==> inputs of run E <==
Design top, start of the top module:
module top(
    input logic clock, reset,
    input logic [9:0] inp,
    output logic [9:0] out
);
make LEC_CHECK=0 CAP_MARGIN=20 CORE_MARGIN=2 CORE_UTILIZATION=64 SETUP_SLACK_MARGIN=1.53 SLEW_MARGIN=20 finish   # period 5.59 ns
run.sh (not shown) runs the stock make flow with config.mk's settings and CLKGATE_MAP_FILE=.
==> inputs of run R, as changes to run E <==
==> flow/config.mk (replaced) <==
export PLATFORM = sky130hd
export DESIGN_NAME = top
export DESIGN_NICKNAME = top
export VERILOG_FILES = /design/flow/design.v
export SDC_FILE = /design/flow/constraint.sdc
export NUM_CORES = 4
export LEC_CHECK = 0
export ABC_AREA = 0
export CAP_MARGIN = 25
export CELL_PAD_IN_SITES_DETAIL_PLACEMENT = 1
export CELL_PAD_IN_SITES_GLOBAL_PLACEMENT = 0
export CORE_MARGIN = 5
export CORE_UTILIZATION = 36
export CTS_CLUSTER_DIAMETER = 77
export GPL_ROUTABILITY_DRIVEN = 0
export GPL_TIMING_DRIVEN = 0
export HOLD_SLACK_MARGIN = 0.07
export MIN_ROUTING_LAYER = met1
export PLACE_DENSITY_LB_ADDON = 0.04
export SLEW_MARGIN = 10
==> flow/constraint.sdc (replaced) <==
create_clock -name core_clock -period 5.74 [get_ports {clock}]
set_input_delay 1.1480 -clock core_clock [delete_from_list [all_inputs] [get_ports {clock}]]
set_output_delay 1.1480 -clock core_clock [all_outputs]
set_load 0.01 [all_outputs]
==> notes <==
Area after synthesis is the same in run E and run R.
Run R finished but fails on negative setup slack. Run E aborted during 5_1_grt with GRT-0116.
In synthesized cell count, run E and run R do not differ.
Against run R, the die size of run E is smaller by about 46%.

* * *

==> 10-05 <==
Starting RTL as in the previous note.
// top
module top(
    input logic clock, reset,
    input logic [9:0] inp,
    output logic [9:0] out
);
Settings: LEC_CHECK=0, CAP_MARGIN=20, CORE_MARGIN=2, CORE_UTILIZATION=57, SETUP_SLACK_MARGIN=1.79, SLEW_MARGIN=20; clock period 6.45 ns.
==> 05-18: changes against 10-05 <==
CORE_UTILIZATION = 72   (was 57)
CTS_CLUSTER_SIZE = 50   (was not set)
PLACE_DENSITY = 0.76   (was not set)
SETUP_SLACK_MARGIN = not set   (was 1.79)
==> flow/constraint.sdc (replaced) <==
create_clock -name core_clock -period 7.84 [get_ports {clock}]
set_input_delay 1.5680 -clock core_clock [delete_from_list [all_inputs] [get_ports {clock}]]
set_output_delay 1.5680 -clock core_clock [all_outputs]
set_load 0.01 [all_outputs]
==> 02-26: changes against 10-05 <==
ABC_AREA = 1   (was not set)
CORE_UTILIZATION = 16   (was 57)
GPL_ROUTABILITY_DRIVEN = 1   (was not set)
SETUP_SLACK_MARGIN = not set   (was 1.79)
TNS_END_PERCENT = 90   (was not set)
==> flow/constraint.sdc (replaced) <==
create_clock -name core_clock -period 7.14 [get_ports {clock}]
set_input_delay 1.4280 -clock core_clock [delete_from_list [all_inputs] [get_ports {clock}]]
set_output_delay 1.4280 -clock core_clock [all_outputs]
set_load 0.01 [all_outputs]
==> results.sh <==
# physical design summary
export IMPL_layout_cells_non_filler=4145
export IMPL_ys_cells=2600
export IMPL_fp_nets=2855
export IMPL_finalSetupViolCount=8
export IMPL_crit_path_end="out1.data_out[6]"
export IMPL_clkCellAreaFrac_pct=0.8874
export IMPL_postLayoutSetupSlackWorst_ns=-0.5798
export IMPL_outcome="complete, but fails checks"
export IMPL_violations="setup timing"
(the above is from 02-26)
==> results.sh <==
# physical design summary
export IMPL_buffer_area_share_pct=11.87
export IMPL_violations="setup timing"
export IMPL_fp_nets=2558
export IMPL_clkCellAreaFrac_pct=0.8566
export IMPL_top_area_cell_class="multi-input combinational cells"
export IMPL_antenna_left=0
export IMPL_outcome="complete, but fails checks"
export IMPL_ys_cells=2303
export IMPL_finalSetupViolCount=8
export IMPL_layout_cells_non_filler=2765
export IMPL_postLayoutSetupSlackWorst_ns=-0.4847
export IMPL_crit_path_end="out1.data_out[7]"
(the above is from 05-18)
==> results.sh <==
# physical design summary
export IMPL_crit_path_end="out1.data_out[3]"
export IMPL_violations="setup timing"
export IMPL_ys_cells=2303
export IMPL_outcome="complete, but fails checks"
export IMPL_finalSetupViolCount=8
export IMPL_layout_cells_non_filler=3249
export IMPL_fp_nets=2558
export IMPL_postLayoutSetupSlackWorst_ns=-1.453
(the above is from 10-05)

* * *

==> job 6827: inputs <==
Starting RTL as in the previous note.
export LEC_CHECK = 0
export CAP_MARGIN = 20
export CORE_MARGIN = 2
export CORE_UTILIZATION = 40
export SLEW_MARGIN = 20
create_clock -name core_clock -period 6.75 [get_ports {clock}]
==> job 6929: changes against job 6827 <==
--- a/flow/config.mk
+++ b/flow/config.mk
@@ -6,6 +6,17 @@
 export NUM_CORES = 4
 export LEC_CHECK = 0
-export CAP_MARGIN = 20
+export ABC_AREA = 0
+export CAP_MARGIN = 25
+export CELL_PAD_IN_SITES_DETAIL_PLACEMENT = 0
+export CELL_PAD_IN_SITES_GLOBAL_PLACEMENT = 0
 export CORE_MARGIN = 2
-export CORE_UTILIZATION = 40
-export SLEW_MARGIN = 20
+export CORE_UTILIZATION = 68
+export CTS_CLUSTER_DIAMETER = 251
+export CTS_CLUSTER_SIZE = 75
+export GPL_ROUTABILITY_DRIVEN = 0
+export GPL_TIMING_DRIVEN = 1
+export HOLD_SLACK_MARGIN = 0.07
+export MIN_ROUTING_LAYER = met1
+export PLACE_DENSITY_LB_ADDON = 0.04
+export SLEW_MARGIN = 10
+export TNS_END_PERCENT = 55
==> flow/constraint.sdc (replaced) <==
create_clock -name core_clock -period 7.83 [get_ports {clock}]
set_input_delay 1.5660 -clock core_clock [delete_from_list [all_inputs] [get_ports {clock}]]
set_output_delay 1.5660 -clock core_clock [all_outputs]
set_load 0.01 [all_outputs]
==> notes <==
- Job 6827 completed and failed the layout checks on negative setup slack. Job 6929 ran to the end with violations: negative setup slack.
- In job 6827 the fmax is higher than in job 6929, by about 7%.
- In job 6929 the non-clock buffer count is lower than in job 6827, by 422.
- Routed wire length: job 6929 is lower than job 6827 (about 12%).
- Between job 6929 and job 6827, the lower sequential share of layout area is in job 6827 (gap 0.99 points).
- Synthesized cell count is the same in job 6929 and job 6827.
- Of job 6827 and job 6929, job 6929 has the higher core utilization (gap 24 points).
- Between job 6827 and job 6929, the lower clock skew is in job 6827 (gap 0.0023 ns).

* * *

==> inputs of trial 58 <==
top again, from the RTL that the note above started with.
Settings: LEC_CHECK=0, CAP_MARGIN=20, CORE_MARGIN=2, CORE_UTILIZATION=66, HOLD_SLACK_MARGIN=0.29, SETUP_SLACK_MARGIN=1.53, SLEW_MARGIN=20, TNS_END_PERCENT=5; clock period 5.59 ns.
==> build 75 (differences from trial 58) <==
==> flow/config.mk (replaced) <==
export PLATFORM = sky130hd
export DESIGN_NAME = top
export DESIGN_NICKNAME = top
export VERILOG_FILES = /design/flow/design.v
export SDC_FILE = /design/flow/constraint.sdc
export NUM_CORES = 4
export LEC_CHECK = 0
export ABC_AREA = 1
export CAP_MARGIN = 20
export CORE_ASPECT_RATIO = 0.5
export CORE_MARGIN = 7
export CORE_UTILIZATION = 70
export CTS_CLUSTER_DIAMETER = 204
export CTS_CLUSTER_SIZE = 100
export PLACE_DENSITY = 0.66
export SETUP_SLACK_MARGIN = -0.12
export SLEW_MARGIN = 20
export TNS_END_PERCENT = 10
==> flow/constraint.sdc (replaced) <==
create_clock -name core_clock -period 8.0 [get_ports {clock}]
set_input_delay 1.6000 -clock core_clock [delete_from_list [all_inputs] [get_ports {clock}]]
set_output_delay 1.6000 -clock core_clock [all_outputs]
set_load 0.01 [all_outputs]
==> trial 76 (differences from trial 58) <==
==> flow/config.mk (replaced) <==
export PLATFORM = sky130hd
export DESIGN_NAME = top
export DESIGN_NICKNAME = top
export VERILOG_FILES = /design/flow/design.v
export SDC_FILE = /design/flow/constraint.sdc
export NUM_CORES = 4
export LEC_CHECK = 0
export ABC_AREA = 0
export CAP_MARGIN = 15
export CELL_PAD_IN_SITES_DETAIL_PLACEMENT = 1
export CELL_PAD_IN_SITES_GLOBAL_PLACEMENT = 1
export CORE_MARGIN = 4
export CORE_UTILIZATION = 28
export CTS_CLUSTER_DIAMETER = 77
export GPL_ROUTABILITY_DRIVEN = 1
export GPL_TIMING_DRIVEN = 0
export MAX_ROUTING_LAYER = met4
export MIN_ROUTING_LAYER = met2
export PLACE_DENSITY = 0.6
export SETUP_SLACK_MARGIN = -0.01
export SLEW_MARGIN = 10
export TNS_END_PERCENT = 25
==> flow/constraint.sdc (replaced) <==
create_clock -name core_clock -period 5.99 [get_ports {clock}]
set_input_delay 1.1980 -clock core_clock [delete_from_list [all_inputs] [get_ports {clock}]]
set_output_delay 1.1980 -clock core_clock [all_outputs]
set_load 0.01 [all_outputs]
==> results <==
Status: trial 58 aborted with a tool error; trial 76 complete, but fails checks; build 75 complete, but fails checks
Stage where the flow stopped: trial 58 5_1_grt; trial 76 -; build 75 -
Violated checks: trial 58 -; trial 76 setup timing; build 75 setup timing
End of the worst hold path: trial 58 -; trial 76 in1.op[2]; build 75 in1.op[2]
Post-Syn Nets: trial 58 2558; trial 76 2558; build 75 2855
Cell depth of the worst hold path: trial 58 -; trial 76 1; build 75 2
Rel. slew slack: trial 58 -; trial 76 8.79%; build 75 36.6%
Worst setup slack after layout: trial 58 -; trial 76 -2.57 ns; build 75 -0.684 ns
Logic depth of the worst register-to-register path: trial 58 -; trial 76 28; build 75 52
Number of logic stages on the critical path including buffering: trial 58 -; trial 76 28; build 75 52
Syn Area/Cell: trial 58 7.16 sq um; trial 76 7.16 sq um; build 75 6.02 sq um
Detail Route met2 WL: trial 58 -; trial 76 44800 um; build 75 24100 um
Hold wc startpoint: trial 58 -; trial 76 in1.op[2]; build 75 in1.op[2]
OpenROAD warning count: trial 58 -; trial 76 82; build 75 82
Fill count: trial 58 -; trial 76 7047; build 75 1728
Critical path's largest stage delay: trial 58 -; trial 76 0.69 ns; build 75 0.63 ns
Kind of end point of the critical path: trial 58 -; trial 76 register; build 75 register
FF-to-FF setup slack: trial 58 -; trial 76 -2.57 ns; build 75 -0.68 ns
Final Net Count: trial 58 -; trial 76 2790; build 75 2906

* * *

==> run a <==
top again, from the RTL that the note above started with.
export LEC_CHECK = 0
export CAP_MARGIN = 20
export CORE_MARGIN = 2
export CORE_UTILIZATION = 69
export CTS_CLUSTER_SIZE = 50
export HOLD_SLACK_MARGIN = -0.07
export PLACE_DENSITY = 0.66
export SLEW_MARGIN = 20
create_clock -name core_clock -period 7.57 [get_ports {clock}]
==> run b (differences from run a) <==
==> flow/config.mk (replaced) <==
export PLATFORM = sky130hd
export DESIGN_NAME = top
export DESIGN_NICKNAME = top
export VERILOG_FILES = /design/flow/design.v
export SDC_FILE = /design/flow/constraint.sdc
export NUM_CORES = 4
export LEC_CHECK = 0
export ABC_AREA = 0
export CAP_MARGIN = 20
export CELL_PAD_IN_SITES_DETAIL_PLACEMENT = 1
export CORE_MARGIN = 5
export CORE_UTILIZATION = 47
export CTS_CLUSTER_DIAMETER = 46
export CTS_CLUSTER_SIZE = 55
export GPL_TIMING_DRIVEN = 0
export HOLD_SLACK_MARGIN = 0.21
export PLACE_DENSITY_LB_ADDON = 0.21
export SETUP_SLACK_MARGIN = 0.06
export SLEW_MARGIN = 5
export TNS_END_PERCENT = 50
==> flow/constraint.sdc (replaced) <==
create_clock -name core_clock -period 8.72 [get_ports {clock}]
set_input_delay 1.7440 -clock core_clock [delete_from_list [all_inputs] [get_ports {clock}]]
set_output_delay 1.7440 -clock core_clock [all_outputs]
set_load 0.01 [all_outputs]
==> run c (differences from run a) <==
==> flow/config.mk (replaced) <==
export PLATFORM = sky130hd
export DESIGN_NAME = top
export DESIGN_NICKNAME = top
export VERILOG_FILES = /design/flow/design.v
export SDC_FILE = /design/flow/constraint.sdc
export NUM_CORES = 4
export LEC_CHECK = 0
export CAP_MARGIN = 40
export CORE_MARGIN = 2
export CORE_UTILIZATION = 65
export CTS_CLUSTER_SIZE = 31
export HOLD_SLACK_MARGIN = 0.3
export SETUP_SLACK_MARGIN = -0.39
export SLEW_MARGIN = 20
==> flow/constraint.sdc (replaced) <==
create_clock -name core_clock -period 5.03 [get_ports {clock}]
set_input_delay 1.0060 -clock core_clock [delete_from_list [all_inputs] [get_ports {clock}]]
set_output_delay 1.0060 -clock core_clock [all_outputs]
set_load 0.01 [all_outputs]
==> results <==
Run status: run c did not finish; run b finished with violations; run a finished with violations
Failing step: run c global routing; run b -; run a -
Violated checks: run c -; run b negative setup slack; run a negative setup slack
Final period utilization: run c -; run b 1.02; run a 1.17
Placed wire-length estimate: run c 61,000 µm; run b 59,800 µm; run a 50,200 µm
Number of standard cells in the layout, taps in and fillers out: run c -; run b 2,894; run a 2,865
Number of well taps: run c -; run b 455; run a 319
Area used by sequential logic in the layout: run c -; run b 1230 µm²; run a 1210 µm²
Count of cells along the worst register-to-register path: run c -; run b 33; run a 37
Buffers outside the clock class: run c -; run b 260; run a 365
Number of placed cells counting well taps: run c 3,215; run b 2,781; run a 2,818
Maximum achievable frequency: run c -; run b 112 MHz; run a 113 MHz
Final net count: run c -; run b 2,691; run a 2,796
Mean number of vias per cell: run c -; run b 7.34; run a 7.46
Logic depth of the worst path, buffers included: run c -; run b 33; run a 37
Critical path class: run c -; run b register to register; run a register to register
Max-slew violation count: run c -; run b 0; run a 0
DRC viols: run c -; run b 0; run a 0
Top routing layer in use: run c -; run b met4; run a met5
Metal3 WL: run c -; run b 10,300 µm; run a 11,200 µm
Wire length on met1: run c -; run b 31,000 µm; run a 23,100 µm
Destination of the worst hold path: run c -; run b in1.count; run a in1.num2[15]
Data required time at the worst endpoint: run c -; run b 8.90 ns; run a 7.76 ns
Clock tree from TritonCTS: run c -; run b built; run a built
